== amber ==
## calc_mvd_cost
module calc_mvd_cost (
    input                       ap_clk,
    input                       ap_rst,
    input                       ap_start,
    input                       ap_ce,
    output logic                ap_done,
    output logic                ap_ready,
    output logic                ap_idle,
    input        [31:0]         x,
    input        [31:0]         y,
    input        [31:0]         mv_shift,
    input        [15:0]         mv_cand_0,
    input        [15:0]         mv_cand_1,
    input        [15:0]         mv_cand_2,
    input        [15:0]         mv_cand_3,
    output logic [63:0]         bitcost,
    output logic                bitcost_ap_vld,
    input        [63:0]         lambda_sqrt_integer_int64,
    input        [63:0]         lambda_sqrt_decimal_int64,
    output logic [63:0]         mvd_cost_int64,
    output logic                mvd_cost_int64_ap_vld
);
Size in the first run: about 5,500 cells after synthesis, ~430 I/O pins, ~51,000 µm² of cells after synthesis.
Settings: LEC_CHECK=0, CAP_MARGIN=20, CORE_MARGIN=2, CORE_UTILIZATION=70, CTS_CLUSTER_SIZE=51, SETUP_SLACK_MARGIN=1.84, SLEW_MARGIN=20; clock period 6.56 ns.
run.sh (not shown) runs the stock make flow with config.mk's settings and CLKGATE_MAP_FILE=.
amber did not finish; a tool error ended it in 5_1_grt.
What cedar does differently from amber at the input level:
Settings: a deleted CTS_CLUSTER_SIZE that had been 51; a change of CORE_UTILIZATION from 70 to 40; a deleted SETUP_SLACK_MARGIN that had been 1.84; a change of the clock period (ns, I/O delays scaled along) from 6.56 to 8.14.
## What came out
- cedar was carried through to the last stage, and its layout satisfied the timing, design-rule and antenna checks.
- Looking at cedar and amber, the synthesized cell count is a wash.
- Cmp cedar and amber / cell count after placement / higher: cedar
- cedar: placer congestion estimate about 8% below amber
- In cedar, horizontal extent of the die is higher than in amber.
- In the flow results for cedar and amber, the standard cell area after detailed placement is larger on amber.
- Measured against cedar, the total die size of amber comes out at 0.58 times the reference value.
- Summary: half-perimeter wire length of the detailed placement result, cedar better than amber
- On cedar: CTS buffer count is about 10% higher than what amber gave.
- Worst slack at placement (higher): cedar
Setup changes, cedar to zinc
Settings: an added CORE_ASPECT_RATIO of 0.97; an added ABC_AREA of 1; a change of SLEW_MARGIN from 20 to 5; a change of the clock period (ns, I/O delays scaled along) from 8.14 to 9.0.
Notes after the runs:
- Re sequential cell area share: zinc is 0.55 points down on cedar.
- Summary: with cedar as the reference, post-route standard cell area excluding fillers in zinc moved up by a few percent.
- Of cedar and zinc, the run reporting the higher post-synthesis to final-layout area growth was cedar.
- Diff cedar -> zinc: register-to-register setup slack has increased, met3 capacity usage during global routing saw an increase.
- zinc ends up with a non-clock buffer count that is about 8% lower than in cedar.
- Sequential cell count of zinc is on par with cedar.
- As of zinc, combinational gate power had fallen by more than half compared to cedar.
- zinc reports its origin of the worst setup path as selected_cost[34] while cedar reports selected_cost[36].
- cedar → zinc: clock group total power lower; synthesized cell count saw an increase.
- Compared to cedar, zinc has endpoint arrival time on the critical path 60 ps higher.
- cedar vs zinc, critical path's slowest cell: sky130_fd_sc_hd__fa_1 vs sky130_fd_sc_hd__dfrtp_2
The following lists how tundra was set up differently from zinc:
Settings: a change of SLEW_MARGIN from 5 to 20; a deleted CORE_ASPECT_RATIO that had been 0.97; a deleted ABC_AREA that had been 1; an added SETUP_SLACK_MARGIN of 2.08; a change of the clock period (ns, I/O delays scaled along) from 9.0 to 8.14.
Results
- tundra vs zinc, power went up by about 110%.
- First-pass GRT wire length (tundra / zinc): 0.940
- Summary — worst hold slack after final layout, tundra relative to zinc: higher, by 27 ps.
- Looking at dominant combinational cell family by area after synthesis, the adder cells result is from tundra; the simple AND/OR/NAND/NOR gates one comes from zinc.
- Power attributed to sequential cells grows by more than 10% when moving from zinc to tundra.
- zinc was routed with more vias than tundra.
- Buffer depth of the longest clock path: tundra vs zinc identical
- Relative to zinc, count of clock-buffer cells in the layout has gone up in tundra.
- The footprint of the multi-input gates in tundra was higher than what zinc gave.


== run 1 ==
The RTL this note starts from:
==> flow/design.v <==
module calc_mvd_cost (
    input                       ap_clk,
    input                       ap_rst,
    input                       ap_start,
    input                       ap_ce,
    output logic                ap_done,
    output logic                ap_ready,
    output logic                ap_idle,
    input        [31:0]         x,
    input        [31:0]         y,
    input        [31:0]         mv_shift,
    input        [15:0]         mv_cand_0,
    input        [15:0]         mv_cand_1,
    input        [15:0]         mv_cand_2,
    input        [15:0]         mv_cand_3,
    output logic [63:0]         bitcost,
    output logic                bitcost_ap_vld,
    input        [63:0]         lambda_sqrt_integer_int64,
    input        [63:0]         lambda_sqrt_decimal_int64,
    output logic [63:0]         mvd_cost_int64,
    output logic                mvd_cost_int64_ap_vld
);
    localparam LAMBDA_DECIMAL_SHIFT_BITS = 14;
    localparam CTX_FRAC_BITS = 15;
    logic [31:0] x_shifted, y_shifted;
    logic [63:0] lambda_sqrt_integer_reg, lambda_sqrt_decimal_reg;
    logic [63:0] lambda_sqrt_integer_s2, lambda_sqrt_decimal_s2;
    logic [63:0] lambda_sqrt_integer_s3, lambda_sqrt_decimal_s3;
    logic [15:0] mv_cand_reg[4];
    logic [3:0] pipeline_valid;
    logic same_cand;
    logic [63:0] cand1_cost, cand2_cost;
    logic [63:0] selected_cost;
    logic [63:0] bitcost_s3;
    logic [63:0] cost_mult_lambda_int;
    logic [63:0] cost_mult_lambda_dec;
    logic ap_idle_r;
    logic ap_done_r;
    always_ff @(posedge ap_clk or posedge ap_rst) begin
        if (ap_rst) begin
            ap_idle_r <= 1'b1;
            ap_done_r <= 1'b0;
            x_shifted <= 32'b0;
            y_shifted <= 32'b0;
            lambda_sqrt_integer_reg <= 64'b0;
            lambda_sqrt_decimal_reg <= 64'b0;
            mv_cand_reg[0] <= 16'b0;
            mv_cand_reg[1] <= 16'b0;
            mv_cand_reg[2] <= 16'b0;
            mv_cand_reg[3] <= 16'b0;
            pipeline_valid[0] <= 1'b0;
            same_cand <= 1'b0;
            cand1_cost <= 64'b0;
            cand2_cost <= 64'b0;
            lambda_sqrt_integer_s2 <= 64'b0;
            lambda_sqrt_decimal_s2 <= 64'b0;
            pipeline_valid[1] <= 1'b0;
            selected_cost <= 0;
            lambda_sqrt_integer_s3 <= 64'b0;
            lambda_sqrt_decimal_s3 <= 64'b0;
            pipeline_valid[2] <= 1'b0;
            bitcost_s3 <= 64'b0;
            cost_mult_lambda_int <= 64'b0;
            cost_mult_lambda_dec <= 64'b0;
            pipeline_valid[3] <= 1'b0;
            bitcost <= 64'b0;
            bitcost_ap_vld <= 1'b0;
            mvd_cost_int64 <= 64'b0;
            mvd_cost_int64_ap_vld <= 1'b0;
        end
        else if (ap_ce) begin
            ap_idle_r <= ap_idle;
            ap_done_r <= ap_done;
            if (ap_start) begin
                x_shifted <= x << mv_shift;
                y_shifted <= y << mv_shift;
                lambda_sqrt_integer_reg <= lambda_sqrt_integer_int64;
                lambda_sqrt_decimal_reg <= lambda_sqrt_decimal_int64;
                mv_cand_reg[0] <= mv_cand_0;
                mv_cand_reg[1] <= mv_cand_1;
                mv_cand_reg[2] <= mv_cand_2;
                mv_cand_reg[3] <= mv_cand_3;
                pipeline_valid[0] <= 1'b1;
            end
            else begin
                pipeline_valid[0] <= 1'b0;
            end
            pipeline_valid[1] <= pipeline_valid[0];
            lambda_sqrt_integer_s2 <= lambda_sqrt_integer_reg;
            lambda_sqrt_decimal_s2 <= lambda_sqrt_decimal_reg;
                same_cand <= (mv_cand_reg[0] == mv_cand_reg[2]) && (mv_cand_reg[1] == mv_cand_reg[3]);
                cand1_cost <= get_mvd_coding_cost(
                    $signed(x_shifted) - $signed(mv_cand_reg[0]),
                    $signed(y_shifted) - $signed(mv_cand_reg[1])
                );
                cand2_cost <= get_mvd_coding_cost(
                    $signed(x_shifted) - $signed(mv_cand_reg[2]),
                    $signed(y_shifted) - $signed(mv_cand_reg[3])
                );
            pipeline_valid[2] <= pipeline_valid[1];
            lambda_sqrt_integer_s3 <= lambda_sqrt_integer_s2;
            lambda_sqrt_decimal_s3 <= lambda_sqrt_decimal_s2;
                if (same_cand) begin
                    selected_cost <= cand1_cost;
                end
                else begin
                    selected_cost <= (cand2_cost < cand1_cost) ? cand2_cost : cand1_cost;
                end
            pipeline_valid[3] <= pipeline_valid[2];
                bitcost_s3 <= selected_cost;
                cost_mult_lambda_int <= selected_cost * lambda_sqrt_integer_s3;
                cost_mult_lambda_dec <= selected_cost * lambda_sqrt_decimal_s3;
            bitcost_ap_vld <= pipeline_valid[3];
            mvd_cost_int64_ap_vld <= pipeline_valid[3];
                bitcost <= bitcost_s3;
                mvd_cost_int64 <= cost_mult_lambda_int + (cost_mult_lambda_dec >> LAMBDA_DECIMAL_SHIFT_BITS);
        end
    end
    assign ap_ready = 1'b1;
    assign ap_done  = mvd_cost_int64_ap_vld;
    always_comb begin
        ap_idle = ap_idle_r;
        if (ap_start && ap_ce) begin
            ap_idle = 0;
        end
        else if (ap_done_r && ap_ce) begin
            ap_idle = 1;
        end
    end
    function automatic logic [63:0] get_mvd_coding_cost(input logic signed [31:0] mvd_hor, input logic signed [31:0] mvd_ver);
        logic [63:0] bitcost_temp;
        logic [63:0] x_abs, y_abs;
        logic [63:0] Q;
        logic [63:0] a, b;
        bitcost_temp = 64'd4 << CTX_FRAC_BITS;
        x_abs = (mvd_hor < 0) ? -mvd_hor : mvd_hor;
        y_abs = (mvd_ver < 0) ? -mvd_ver : mvd_ver;
        Q = 64'd1 << CTX_FRAC_BITS;
        bitcost_temp += (x_abs == 1) ? Q : 64'b0;
        bitcost_temp += (y_abs == 1) ? Q : 64'b0;
        a = get_ep_ex_golomb_bitcost_withpow(x_abs);
        b = get_ep_ex_golomb_bitcost_withpow(y_abs);
        get_mvd_coding_cost = ((a + b + bitcost_temp) >> CTX_FRAC_BITS) << 34;
    endfunction
    function automatic logic [63:0] get_ep_ex_golomb_bitcost_withpow(input logic [63:0] symbol);
        if (symbol >= 32768)
            get_ep_ex_golomb_bitcost_withpow = 64'd983040;
        else if (symbol >= 16384)
            get_ep_ex_golomb_bitcost_withpow = 64'd917504;
        else if (symbol >= 8192)
            get_ep_ex_golomb_bitcost_withpow = 64'd851968;
        else if (symbol >= 4096)
            get_ep_ex_golomb_bitcost_withpow = 64'd786432;
        else if (symbol >= 2048)
            get_ep_ex_golomb_bitcost_withpow = 64'd720896;
        else if (symbol >= 1024)
            get_ep_ex_golomb_bitcost_withpow = 64'd655360;
        else if (symbol >= 512)
            get_ep_ex_golomb_bitcost_withpow = 64'd589824;
        else if (symbol >= 256)
            get_ep_ex_golomb_bitcost_withpow = 64'd524288;
        else if (symbol >= 128)
            get_ep_ex_golomb_bitcost_withpow = 64'd458752;
        else if (symbol >= 64)
            get_ep_ex_golomb_bitcost_withpow = 64'd393216;
        else if (symbol >= 32)
            get_ep_ex_golomb_bitcost_withpow = 64'd327680;
        else if (symbol >= 16)
            get_ep_ex_golomb_bitcost_withpow = 64'd262144;
        else if (symbol >= 8)
            get_ep_ex_golomb_bitcost_withpow = 64'd196608;
        else if (symbol >= 4)
            get_ep_ex_golomb_bitcost_withpow = 64'd131072;
        else if (symbol >= 2)
            get_ep_ex_golomb_bitcost_withpow = 64'd65536;
        else
            get_ep_ex_golomb_bitcost_withpow = 64'd0;
    endfunction
endmodule
==> flow/config.mk <==
export PLATFORM = sky130hd
export DESIGN_NAME = calc_mvd_cost
export DESIGN_NICKNAME = calc_mvd_cost
export VERILOG_FILES = /design/flow/design.v
export SDC_FILE = /design/flow/constraint.sdc
export NUM_CORES = 4
export LEC_CHECK = 0
export CAP_MARGIN = 5
export CORE_MARGIN = 2
export CORE_UTILIZATION = 70
export CTS_CLUSTER_SIZE = 85
export HOLD_SLACK_MARGIN = 0.29
export SLEW_MARGIN = 20
==> flow/constraint.sdc <==
create_clock -name core_clock -period 6.8 [get_ports {ap_clk}]
set_input_delay 1.3600 -clock core_clock [delete_from_list [all_inputs] [get_ports {ap_clk}]]
set_output_delay 1.3600 -clock core_clock [all_outputs]
set_load 0.01 [all_outputs]
Status(run 1) = ERROR, stage = 5_1_grt
#### Input delta (run 2 over run 1)
diff --git a/flow/config.mk b/flow/config.mk
--- a/flow/config.mk
+++ b/flow/config.mk
@@ -8 +8 @@
-export CAP_MARGIN = 5
+export CAP_MARGIN = 20
@@ -10 +10 @@
-export CORE_UTILIZATION = 70
+export CORE_UTILIZATION = 66
@@ -12 +11,0 @@
-export HOLD_SLACK_MARGIN = 0.29
==> comparison <==
Run 2: flow complete, layout not clean; failing: negative setup slack. Run 1 and run 2 ended up with nearly the same number of buffers on the longest clock path. Between run 1 and run 2, number of cells after detailed placement is higher for run 2, run 1 comes in under that. In the metrics for run 1 and run 2, the one carrying the lower weighted congestion reported at the end of routability-driven placement is run 2. On run 2: number of resized instances in the post-cts repair step is 6 lower than what run 1 gave. Diff run 1 and run 2: count of standard-cell rows lower in run 1. Instance area after placement: run 2 vs run 1 — no meaningful difference.
Modified inputs, run 3 compared to run 2
diff --git a/flow/config.mk b/flow/config.mk
--- a/flow/config.mk
+++ b/flow/config.mk
@@ -10,2 +10 @@
-export CORE_UTILIZATION = 66
-export CTS_CLUSTER_SIZE = 85
+export CORE_UTILIZATION = 65
==> flow/constraint.sdc <==
create_clock -name core_clock -period 6.97 [get_ports {ap_clk}]
set_input_delay 1.3940 -clock core_clock [delete_from_list [all_inputs] [get_ports {ap_clk}]]
set_output_delay 1.3940 -clock core_clock [all_outputs]
set_load 0.01 [all_outputs]
## What came out
In run 3 the implementation completed, yet the final layout does not meet the checks, the culprit being negative setup slack. There was hardly any difference in clock share of power between run 3 and run 2. [compare] base=run 2 new=run 3: maximum clock rate up 0.63%, cell internal power dissipation now smaller. Re port buffer count: no difference whatsoever between run 2 and run 3. Delta (run 3 minus run 2): site row count moved up; power consumption moved up. The global-route usage in run 3 sits 0.82 points below the value recorded for run 2. Delta(total CTS buffers, run 3 - run 2) > 0.
Edits applied to the flow inputs when going from run 3 to run 4:
diff --git a/flow/config.mk b/flow/config.mk
--- a/flow/config.mk
+++ b/flow/config.mk
@@ -10 +10 @@
-export CORE_UTILIZATION = 65
+export CORE_UTILIZATION = 58
==> flow/constraint.sdc <==
create_clock -name core_clock -period 4.52 [get_ports {ap_clk}]
set_input_delay 0.9040 -clock core_clock [delete_from_list [all_inputs] [get_ports {ap_clk}]]
set_output_delay 0.9040 -clock core_clock [all_outputs]
set_load 0.01 [all_outputs]
==> comparison <==
- Comparing run 4 and run 3, the lower clock period minus final worst setup slack was measured on run 4.
- From run 3 to run 4 the numbers moved as follows: setup slack went down by 2.30 ns; finished layout cell area now larger; multi-input logic area up about 4%.
- Total of plain and repair buffers excluding clock buffers up about 140% in run 4 wrt run 3
- Across run 4 and run 3, no clean finish was achieved.
- No crash in run 4: every stage finished, but the layout fails its final checks due to negative setup slack.
- [compare] base=run 3 new=run 4: synthesis-to-layout area growth grew by 17 points, first-pass GRT wire length grew by 15000 um.
- Run 4: combinational share of cell area 5.5 points below run 3
- Min via count across run 4 and run 3: run 3
diff inputs: run 4 => run 5
diff --git a/flow/config.mk b/flow/config.mk
--- a/flow/config.mk
+++ b/flow/config.mk
@@ -10 +10,4 @@
-export CORE_UTILIZATION = 58
+export CORE_UTILIZATION = 70
+export CTS_CLUSTER_SIZE = 85
+export HOLD_SLACK_MARGIN = -0.1
+export MAX_ROUTING_LAYER = met4
==> flow/constraint.sdc <==
create_clock -name core_clock -period 6.8 [get_ports {ap_clk}]
set_input_delay 1.3600 -clock core_clock [delete_from_list [all_inputs] [get_ports {ap_clk}]]
set_output_delay 1.3600 -clock core_clock [all_outputs]
set_load 0.01 [all_outputs]
## What came out
Compared with run 4, run 5 shows placed instance count that has gone down by more than 10%. On die outline height: between run 4 and run 5, it ends up higher for run 4. The global placer's final weighted congestion in run 5 is 1.08 times that in run 4. Diff run 4..run 5 | yosys-reported design area after synthesis | unchanged. Run 4 -> run 5: maximum number of buffers from clock root to sink delta 0, exact match. Compared run 5 vs run 4, and total die size is down in run 5. Compared with run 4, run 5 shows a die span in x that is 27 um lower. Run 5: ODB-0269 in 5_1_grt -> run aborted.
Power is estimated from default activity; no workload was simulated.
